amber:
## top_nexys_a7
module top_nexys_a7 (
    input logic clock,       
    input logic reset,
    input logic hx711_data_in,
    output logic hx711_sclk_out,
    output logic [5:0] states_led,
    output logic [7:0] DDP,
    output logic [7:0] AN
);
export LEC_CHECK = 0
export CAP_MARGIN = 20
export CELL_PAD_IN_SITES_GLOBAL_PLACEMENT = 3
export CORE_MARGIN = 7
export CORE_UTILIZATION = 56
export CTS_CLUSTER_SIZE = 70
export GPL_ROUTABILITY_DRIVEN = 0
export GPL_TIMING_DRIVEN = 0
export MIN_ROUTING_LAYER = met1
export PLACE_DENSITY_LB_ADDON = 0.08
export SLEW_MARGIN = 20
create_clock -name core_clock -period 29.5 [get_ports {clock}]
run.sh (not shown) runs the stock make flow with config.mk's settings and CLKGATE_MAP_FILE=.
Flow for amber halted at global placement without I/O, error code FLW-0024.
> inputs changed (amber -> pepper)
- CELL_PAD_IN_SITES_GLOBAL_PLACEMENT removed (was 3)
- PLACE_DENSITY newly set to 0.63
- SETUP_SLACK_MARGIN newly set to -2.0
- CORE_MARGIN changed from 7 to 2
- CAP_MARGIN changed from 20 to 30
- GPL_TIMING_DRIVEN removed (was 0)
- MIN_ROUTING_LAYER removed (was met1)
- GPL_ROUTABILITY_DRIVEN removed (was 0)
- CORE_UTILIZATION changed from 56 to 72
- PLACE_DENSITY_LB_ADDON removed (was 0.08)
- CTS_CLUSTER_SIZE removed (was 70)
- the clock period (ns, I/O delays scaled along) changed from 29.5 to 21.7
Findings:
- amber fits on a die that is larger than the die of pepper.
- Number of standard-cell rows in the floorplan in pepper is about 12% below amber.
- Note that the floorplan core area recorded for pepper amounts to 0.78 times the value seen in amber.
- Flow for pepper halted at global routing, error code ODB-0269.
Input-level comparison between indigo and pepper:
- setting PLACE_DENSITY_LB_ADDON to 0.2 for the first time
- setting TNS_END_PERCENT to 5 for the first time
- changing CAP_MARGIN from 30 to 20
- setting ABC_AREA to 1 for the first time
- removing SETUP_SLACK_MARGIN (formerly -2.0)
- removing PLACE_DENSITY (formerly 0.63)
- setting CTS_CLUSTER_DIAMETER to 269 for the first time
- changing the clock period (ns, I/O delays scaled along) from 21.7 to 19.1
Results
pepper and indigo ended up with roughly the same starting utilization of the core area.
Synthesis-stage register bit count essentially unchanged between pepper and indigo.
Looking only at average instance area after synthesis, and setting everything else aside, the lower value of pepper and indigo goes to indigo.
Although indigo finished all stages, its layout failed final checks on setup timing.
Netlist area before placement delta (indigo − pepper): favourable
Delta (indigo minus pepper): adder-cell area share of the yosys netlist shows no meaningful change; post-synth area from yosys stat went down 900 sq um.

north:
top_nexys_a7 again, from the RTL that the note above started with.
Settings: LEC_CHECK=0, CAP_MARGIN=20, CORE_MARGIN=2, CORE_UTILIZATION=72, CTS_CLUSTER_DIAMETER=29, CTS_CLUSTER_SIZE=22, SETUP_SLACK_MARGIN=2.16, SLEW_MARGIN=20; clock period 15.0 ns.
The flow ended early for north: it failed with a tool error in 5_1_grt.
#### Input delta (south over north)
- CORE_UTILIZATION now 40, was 72
- SETUP_SLACK_MARGIN no longer set, was 2.16
- CTS_CLUSTER_SIZE no longer set, was 22
- CTS_CLUSTER_DIAMETER no longer set, was 29
- the clock period (ns, I/O delays scaled along) now 24.1, was 15.0
--- outcome ---
- From the logs: south reached the end of the flow and failed the layout checks with setup timing.
- Relative to north, the minimum setup slack after placement of south is higher by 7.66 ns.
- Per the comparison of south with north, cell resize tally after clock tree synthesis saw a decrease; placed cell count saw an increase.
Inputs modified between south and east:
- swapping 24.1 for 34.4 in the clock period (ns, I/O delays scaled along)
Findings:
east went all the way through synthesis, placement and routing and the layout is clean on timing, DRC and antenna.
Comparing south and east, the higher switching power summed over all nets was measured on south.
The core of east is less densely filled than that of south.
The count of buffering cells on the critical path with inverters included in east sits 7 below the value recorded for south.
Compared with south, east shows a lower leakage power.
Summary of east over south: aggregate global-route resource usage moved down, DRC violation count after routing level.
In the flow results for south and east, the worst slack on hold paths is larger on south.
--- input diff east..west ---
- changing the clock period (ns, I/O delays scaled along) from 34.4 to 40.0
==> results <==
Diff east -> west: cell count along the critical path -6; first-pass GRT wire length ~0 delta.
Number of clock buffers in the layout in west vs east: down about 3%
Higher sequential-cell power consumption goes to east over west.
west vs east on met1 usage: west is the lower one.
Looking at share of total power in sequential cells, west sits 0.3 points above east.
Delta(count of buffers not belonging to the clock network in the layout, west - east) < 0
west vs. east: share of the clock period used by the worst path saw a decrease, relative slew slack dropped 11 points, worst setup slack went up 4.00 ns.
#### Input delta (middle over west)
- a change of CORE_UTILIZATION from 40 to 72
- a change of CAP_MARGIN from 20 to 0
- an added SETUP_SLACK_MARGIN of 2.16
- an added CTS_CLUSTER_DIAMETER of 381
- a change of the clock period (ns, I/O delays scaled along) from 40.0 to 15.0
--- outcome ---
middle did not finish: a tool error stopped it during 5_1_grt. Number of rows in the core area shrinks by more than a quarter when moving from west to middle. The placement-stage cell area in middle is 1.14 times that in west. Comparing middle with west, the netlist area before placement came out essentially unchanged. Diff west -> middle | number of cells in the design after placement | up by a few percent. From west to middle the numbers moved as follows: area inside the core boundary decreased by 45% relative to the old numbers; overall die width decreased by 90 um relative to the old numbers; total die size decreased by about 44% relative to the old numbers.

run A:
top_nexys_a7 again, from the RTL that the note above started with.
// top_nexys_a7
module top_nexys_a7 (
    input logic clock,       
    input logic reset,
    input logic hx711_data_in,
    output logic hx711_sclk_out,
    output logic [5:0] states_led,
    output logic [7:0] DDP,
    output logic [7:0] AN
);
Settings: LEC_CHECK=0, ABC_AREA=1, CAP_MARGIN=20, CORE_MARGIN=2, CORE_UTILIZATION=68, SLEW_MARGIN=20; clock period 43.1 ns.
No stage failed in run A, and the final checks on the layout all came back clean.
diff inputs: run A => run B
Settings: a deleted ABC_AREA that had been 1; an added SETUP_SLACK_MARGIN of 5.0; a change of CORE_UTILIZATION from 68 to 66; a change of the clock period (ns, I/O delays scaled along) from 43.1 to 26.7.
## What came out
For run A and run B, there was not a single run that failed to finish clean.
Post-layout instance area was higher in the run labelled run B.
Number of standard cells in the layout, taps in and fillers out (run A / run B): 1.17
In run B, the count of inverters other than clock inverters in the layout came out 794 below the value in run A.
Relative to run A, final core utilization has gone up in run B.
Run B against run A: area figure in the yosys stat output went up; global-route usage over all layers went down.
The inputs of run C differ from those of run B as listed below.
Settings: CTS_CLUSTER_SIZE: unset -> 74; PLACE_DENSITY: unset -> 0.92; CORE_UTILIZATION: 66 -> 72; ABC_AREA: unset -> 1; the clock period (ns, I/O delays scaled along): 26.7 -> 19.3.
Findings:
- Run C: complete, dirty (setup timing)
- Run B → run C: signal arrival time at the worst endpoint went down 3.04 ns; final cell utilization of the core shows an increase of 4.8 points; count of nets after finishing moved up.
- Run C vs. run B: synthesized area has decreased; worst hold slack has remained practically unchanged.
- Global-route wire length before repair in run C vs run B: up 15 mm
- Compared with run B, run C shows starting density of the core higher by 5.9 points.

Starting RTL as in the previous note.
==> flow/config.mk <==
export PLATFORM = sky130hd
export DESIGN_NAME = top_nexys_a7
export DESIGN_NICKNAME = top_nexys_a7
export VERILOG_FILES = /design/flow/design.v
export SDC_FILE = /design/flow/constraint.sdc
export NUM_CORES = 4
export LEC_CHECK = 0
export CAP_MARGIN = 20
export CELL_PAD_IN_SITES_DETAIL_PLACEMENT = 1
export CELL_PAD_IN_SITES_GLOBAL_PLACEMENT = 0
export CORE_MARGIN = 2
export CORE_UTILIZATION = 31
export HOLD_SLACK_MARGIN = -0.1
export MAX_ROUTING_LAYER = met4
export MIN_ROUTING_LAYER = met2
export PLACE_DENSITY = 0.36
export SLEW_MARGIN = 20
==> flow/constraint.sdc <==
create_clock -name core_clock -period 40.0 [get_ports {clock}]
set_input_delay 8.0000 -clock core_clock [delete_from_list [all_inputs] [get_ports {clock}]]
set_output_delay 8.0000 -clock core_clock [all_outputs]
set_load 0.01 [all_outputs]
The starting point ran to the end with no violations.
Rerun with:
==> flow/config.mk (replaced) <==
export PLATFORM = sky130hd
export DESIGN_NAME = top_nexys_a7
export DESIGN_NICKNAME = top_nexys_a7
export VERILOG_FILES = /design/flow/design.v
export SDC_FILE = /design/flow/constraint.sdc
export NUM_CORES = 4
export LEC_CHECK = 0
export ABC_AREA = 1
export CAP_MARGIN = 20
export CORE_MARGIN = 2
export CORE_UTILIZATION = 72
export CTS_CLUSTER_DIAMETER = 269
export PLACE_DENSITY_LB_ADDON = 0.2
export SETUP_SLACK_MARGIN = 4.9
export SLEW_MARGIN = 20
==> flow/constraint.sdc (replaced) <==
create_clock -name core_clock -period 19.1 [get_ports {clock}]
set_input_delay 3.8200 -clock core_clock [delete_from_list [all_inputs] [get_ports {clock}]]
set_output_delay 3.8200 -clock core_clock [all_outputs]
set_load 0.01 [all_outputs]
Now the flow reached the layout checks and failed them: max-capacitance violations, max-slew violations, negative setup slack.
Via count decreases by 14%.
Critical path depth increases by 32.
Cell area increases by about 0.8%.
Synthesized area decreases by about 1.8%.
Cell count increases by 4.1%.
First-iteration DRC count decreases by 7.4%.
Worst setup slack degrades by 7400 ps.
Rerun with:
--- a/flow/config.mk
+++ b/flow/config.mk
@@ -11,5 +11,6 @@
 export CORE_UTILIZATION = 72
-export CTS_CLUSTER_DIAMETER = 269
-export PLACE_DENSITY_LB_ADDON = 0.2
-export SETUP_SLACK_MARGIN = 4.9
+export CTS_CLUSTER_DIAMETER = 400
+export CTS_CLUSTER_SIZE = 10
+export PLACE_DENSITY = 0.39
+export SETUP_SLACK_MARGIN = -0.36
 export SLEW_MARGIN = 20
With this change the flow finished with negative setup slack left.
Power shrinks by 3.0%.
Synthesized area stays the same.
Final area went down by 1.8%.
Rerun with:
--- a/flow/config.mk
+++ b/flow/config.mk
@@ -11,6 +11,5 @@
 export CORE_UTILIZATION = 72
-export CTS_CLUSTER_DIAMETER = 400
-export CTS_CLUSTER_SIZE = 10
-export PLACE_DENSITY = 0.39
-export SETUP_SLACK_MARGIN = -0.36
+export CTS_CLUSTER_SIZE = 74
+export PLACE_DENSITY = 0.36
+export SETUP_SLACK_MARGIN = 5.0
 export SLEW_MARGIN = 20
==> flow/constraint.sdc (replaced) <==
create_clock -name core_clock -period 19.3 [get_ports {clock}]
set_input_delay 3.8600 -clock core_clock [delete_from_list [all_inputs] [get_ports {clock}]]
set_output_delay 3.8600 -clock core_clock [all_outputs]
set_load 0.01 [all_outputs]
The changed run completed, yet does not pass: negative setup slack.
Flip-flop count does not change.
Wire length grows by 5.8%.
Utilization grows by 1.7 points.
Design area grows by 2.1%.
Power grows by 3.2%.
Rerun with:
--- a/flow/config.mk
+++ b/flow/config.mk
@@ -11,5 +11,6 @@
 export CORE_UTILIZATION = 72
-export CTS_CLUSTER_SIZE = 74
-export PLACE_DENSITY = 0.36
-export SETUP_SLACK_MARGIN = 5.0
+export CTS_CLUSTER_DIAMETER = 32
+export CTS_CLUSTER_SIZE = 15
+export PLACE_DENSITY = 0.78
+export SETUP_SLACK_MARGIN = 3.53
 export SLEW_MARGIN = 20
==> flow/constraint.sdc (replaced) <==
create_clock -name core_clock -period 12.7 [get_ports {clock}]
set_input_delay 2.5400 -clock core_clock [delete_from_list [all_inputs] [get_ports {clock}]]
set_output_delay 2.5400 -clock core_clock [all_outputs]
set_load 0.01 [all_outputs]
Effect:
- The changed run reached the layout checks and failed them: negative setup slack
- power climbs by 80%
- synthesized cell count is unchanged
- area after synthesis stays the same
Rerun with:
==> flow/config.mk (replaced) <==
export PLATFORM = sky130hd
export DESIGN_NAME = top_nexys_a7
export DESIGN_NICKNAME = top_nexys_a7
export VERILOG_FILES = /design/flow/design.v
export SDC_FILE = /design/flow/constraint.sdc
export NUM_CORES = 4
export LEC_CHECK = 0
export CAP_MARGIN = 20
export CORE_MARGIN = 2
export CORE_UTILIZATION = 65
export SLEW_MARGIN = 20
==> flow/constraint.sdc (replaced) <==
create_clock -name core_clock -period 19.3 [get_ports {clock}]
set_input_delay 3.8600 -clock core_clock [delete_from_list [all_inputs] [get_ports {clock}]]
set_output_delay 3.8600 -clock core_clock [all_outputs]
set_load 0.01 [all_outputs]
What happened:
- The changed run finished but fails on negative setup slack
- final area came out higher by 4.1%
- setup slack gets better by 2200 ps
- sequential share of layout area came out lower by 0.99 points
- die area came out higher by 13%
- global-route usage came out lower by 8.5 points
- utilization came out lower by 7.1 points
Power figures rest on the tool's default switching activity, not on a simulated workload.
